==> run a <==
==> flow/design.v <==
module matvecmult(
    CLK,
    RST,
    vector_x,
    vector_b,
    vector_y,
    Q,
    A,
    finish
);
input               CLK;
input               RST;
input       [127:0]	vector_x;
input       [127:0]	vector_b;
output  reg [127:0]	vector_y;
input       [127:0]	Q;
output  reg [3:0]   A;
output  reg         finish;
integer i;
integer j;
reg [7:0] vector_x_w[0:15],vector_x_r[0:15];
reg [7:0] vector_b_w[0:15],vector_b_r[0:15];
reg [7:0] vector_y_w[0:15],vector_y_r[0:15];
reg [7:0] part_matrix_a_w[0:15],part_matrix_a_r[0:15];
reg       finish_w,finish_r;
reg [3:0] counter_w,counter_r;
reg [7:0] temp;
always @(*) begin
    vector_x_w[0] = vector_x[7:0];
    vector_x_w[1] = vector_x[15:8];
    vector_x_w[2] = vector_x[23:16];
    vector_x_w[3] = vector_x[31:24];
    vector_x_w[4] = vector_x[39:32];
    vector_x_w[5] = vector_x[47:40];
    vector_x_w[6] = vector_x[55:48];
    vector_x_w[7] = vector_x[63:56];
    vector_x_w[8] = vector_x[71:64];
    vector_x_w[9] = vector_x[79:72];
    vector_x_w[10] = vector_x[87:80];
    vector_x_w[11] = vector_x[95:88];
    vector_x_w[12] = vector_x[103:96];
    vector_x_w[13] = vector_x[111:104];
    vector_x_w[14] = vector_x[119:112];
    vector_x_w[15] = vector_x[127:120];
    vector_b_w[0] = vector_b[7:0];
    vector_b_w[1] = vector_b[15:8];
    vector_b_w[2] = vector_b[23:16];
    vector_b_w[3] = vector_b[31:24];
    vector_b_w[4] = vector_b[39:32];
    vector_b_w[5] = vector_b[47:40];
    vector_b_w[6] = vector_b[55:48];
    vector_b_w[7] = vector_b[63:56];
    vector_b_w[8] = vector_b[71:64];
    vector_b_w[9] = vector_b[79:72];
    vector_b_w[10] = vector_b[87:80];
    vector_b_w[11] = vector_b[95:88];
    vector_b_w[12] = vector_b[103:96];
    vector_b_w[13] = vector_b[111:104];
    vector_b_w[14] = vector_b[119:112];
    vector_b_w[15] = vector_b[127:120];
    part_matrix_a_w[0] = Q[7:0];
    part_matrix_a_w[1] = Q[15:8];
    part_matrix_a_w[2] = Q[23:16];
    part_matrix_a_w[3] = Q[31:24];
    part_matrix_a_w[4] = Q[39:32];
    part_matrix_a_w[5] = Q[47:40];
    part_matrix_a_w[6] = Q[55:48];
    part_matrix_a_w[7] = Q[63:56];
    part_matrix_a_w[8] = Q[71:64];
    part_matrix_a_w[9] = Q[79:72];
    part_matrix_a_w[10] = Q[87:80];
    part_matrix_a_w[11] = Q[95:88];
    part_matrix_a_w[12] = Q[103:96];
    part_matrix_a_w[13] = Q[111:104];
    part_matrix_a_w[14] = Q[119:112];
    part_matrix_a_w[15] = Q[127:120];
    for(i=0;i<=15;i=i+1) begin
        vector_y_w[i] = vector_y_r[i];
    end
    temp =  2*part_matrix_a_w[15]*vector_x_w[0]+
            2*part_matrix_a_w[14]*vector_x_w[1]+
            2*part_matrix_a_w[13]*vector_x_w[2]+
            2*part_matrix_a_w[12]*vector_x_w[3]+
            2*part_matrix_a_w[11]*vector_x_w[4]+
            2*part_matrix_a_w[10]*vector_x_w[5]+
            2*part_matrix_a_w[9]*vector_x_w[6]+
            2*part_matrix_a_w[8]*vector_x_w[7]+
            2*part_matrix_a_w[7]*vector_x_w[8]+
            2*part_matrix_a_w[6]*vector_x_w[9]+
            2*part_matrix_a_w[5]*vector_x_w[10]+
            2*part_matrix_a_w[4]*vector_x_w[11]+
            2*part_matrix_a_w[3]*vector_x_w[12]+
            2*part_matrix_a_w[2]*vector_x_w[13]+
            2*part_matrix_a_w[1]*vector_x_w[14]+
            2*part_matrix_a_w[0]*vector_x_w[15];
    finish_w = 1'b0;
    counter_w = counter_r;
    if(RST)
        counter_w = 1'b0;
    else if(counter_r<4'b1111) begin
        i = counter_r;
        vector_y_w[i] = vector_y_r[i]+temp+vector_b_w[i];
        counter_w = counter_r+1'b1;
    end
    else begin
        finish_w = 1'b1;
        if(finish_r==1'b0)
            vector_y_w[15] = vector_y_r[15]+temp+vector_b_w[15];
        else
            vector_y_w[15] = vector_y_r[15];
    end
    finish = finish_r;
    A = counter_w;
    vector_y = {vector_y_r[15],vector_y_r[14],vector_y_r[13],vector_y_r[12],vector_y_r[11],vector_y_r[10],vector_y_r[9],vector_y_r[8],vector_y_r[7],vector_y_r[6],vector_y_r[5],vector_y_r[4],vector_y_r[3],vector_y_r[2],vector_y_r[1],vector_y_r[0]};
end
always @(posedge CLK or posedge RST) begin
    if (RST) begin
        counter_r <= 1'b0;
        finish_r <= 1'b0;
        for(i=0;i<=15;i=i+1) begin
            part_matrix_a_r[i]<=1'b0;
            vector_y_r[i]<=1'b0;
        end
    end
    else begin
        counter_r <= counter_w;
        finish_r <= finish_w;
        for(i=0;i<=15;i=i+1) begin
            part_matrix_a_r[i]<=part_matrix_a_w[i];
            vector_y_r[i]<=vector_y_w[i];
        end
    end
end
endmodule
==> flow/run.sh <==
#!/bin/bash
# the make line also repeats each setting of config.mk as NAME=value (left out here)
make -C /OpenROAD-flow-scripts/flow DESIGN_CONFIG=/design/flow/config.mk WORK_HOME=/design/flow/orfs CLKGATE_MAP_FILE= finish
==> flow/config.mk <==
export PLATFORM = sky130hd
export DESIGN_NAME = matvecmult
export DESIGN_NICKNAME = matvecmult
export VERILOG_FILES = /design/flow/design.v
export SDC_FILE = /design/flow/constraint.sdc
export NUM_CORES = 4
export LEC_CHECK = 0
export ABC_AREA = 1
export CAP_MARGIN = 20
export CORE_MARGIN = 2
export CORE_UTILIZATION = 58
export CTS_CLUSTER_DIAMETER = 399
export CTS_CLUSTER_SIZE = 99
export SLEW_MARGIN = 20
export TNS_END_PERCENT = 10
==> flow/constraint.sdc <==
create_clock -name core_clock -period 7.37 [get_ports {CLK}]
set_input_delay 1.4740 -clock core_clock [delete_from_list [all_inputs] [get_ports {CLK}]]
set_output_delay 1.4740 -clock core_clock [all_outputs]
set_load 0.01 [all_outputs]
==> run b: changes against run a <==
Settings changed: ABC_AREA 1 to unset, CORE_UTILIZATION 58 to 72, CTS_CLUSTER_DIAMETER 399 to 373, CTS_CLUSTER_SIZE 99 to 72, PLACE_DENSITY_LB_ADDON set to 0.11, SETUP_SLACK_MARGIN set to 0.93, TNS_END_PERCENT 10 to unset.
==> flow/constraint.sdc (replaced) <==
create_clock -name core_clock -period 3.17 [get_ports {CLK}]
set_input_delay 0.6340 -clock core_clock [delete_from_list [all_inputs] [get_ports {CLK}]]
set_output_delay 0.6340 -clock core_clock [all_outputs]
set_load 0.01 [all_outputs]
==> comparison <==
Run a finished but failed the layout checks on negative setup slack. Run b ended with an error in global placement (3_3_place_gp), error FLW-0024. Of run a and run b, run a has the higher die area (gap about 35%, measured against run b). Between run a and run b, the lower synthesized cell count is in run b (gap 48%, measured against run b). In run a the area after synthesis is larger than in run b, by about 10%.
==> figures <==
Number of standard cells after synthesis: run a 3,138; run b 2,124
Average size of a mapped cell: run a 6.96 um2; run b 9.38 um2
Post-Synthesis Net Count: run a 3,961; run b 2,947
Core outline area: run a 37,400 um2; run b 27,000 um2
Total cells reported by yosys after synthesis: run a 3,138; run b 2,124
Core Density at Floorplan: run a 58.4%; run b 73.7%
Dominant cell type by area after synthesis: run a sky130_fd_sc_hd__nand2_1; run b sky130_fd_sc_hd__fa_1
Die width: run a 198 um; run b 170 um
Run status: run a failed layout checks; run b aborted with a tool error
Last stage reached: run a -; run b global placement (3_3_place_gp)
Violated checks: run a negative setup slack; run b -
AND-OR/OR-AND share of the synthesized area: run a 6.92%; run b 8.94%
XOR-XNOR Cells, Area Fraction: run a 6.06%; run b 12.3%
Post-Synthesis Cell Area: run a 21,800 um2; run b 19,900 um2
Chip Area: run a 39,200 um2; run b 29,000 um2
Basic Gates by Area: run a 26.6%; run b 15.7%
Distinct cell type count after synthesis: run a 45; run b 48
Adder-Cell Fraction of Synth Area: run a 31.9%; run b 35.0%
Sequential area share after synthesis: run a 15.2%; run b 16.7%
Number of cell rows: run a 71; run b 60
Synthesis area per yosys: run a 21,800 um2; run b 19,900 um2
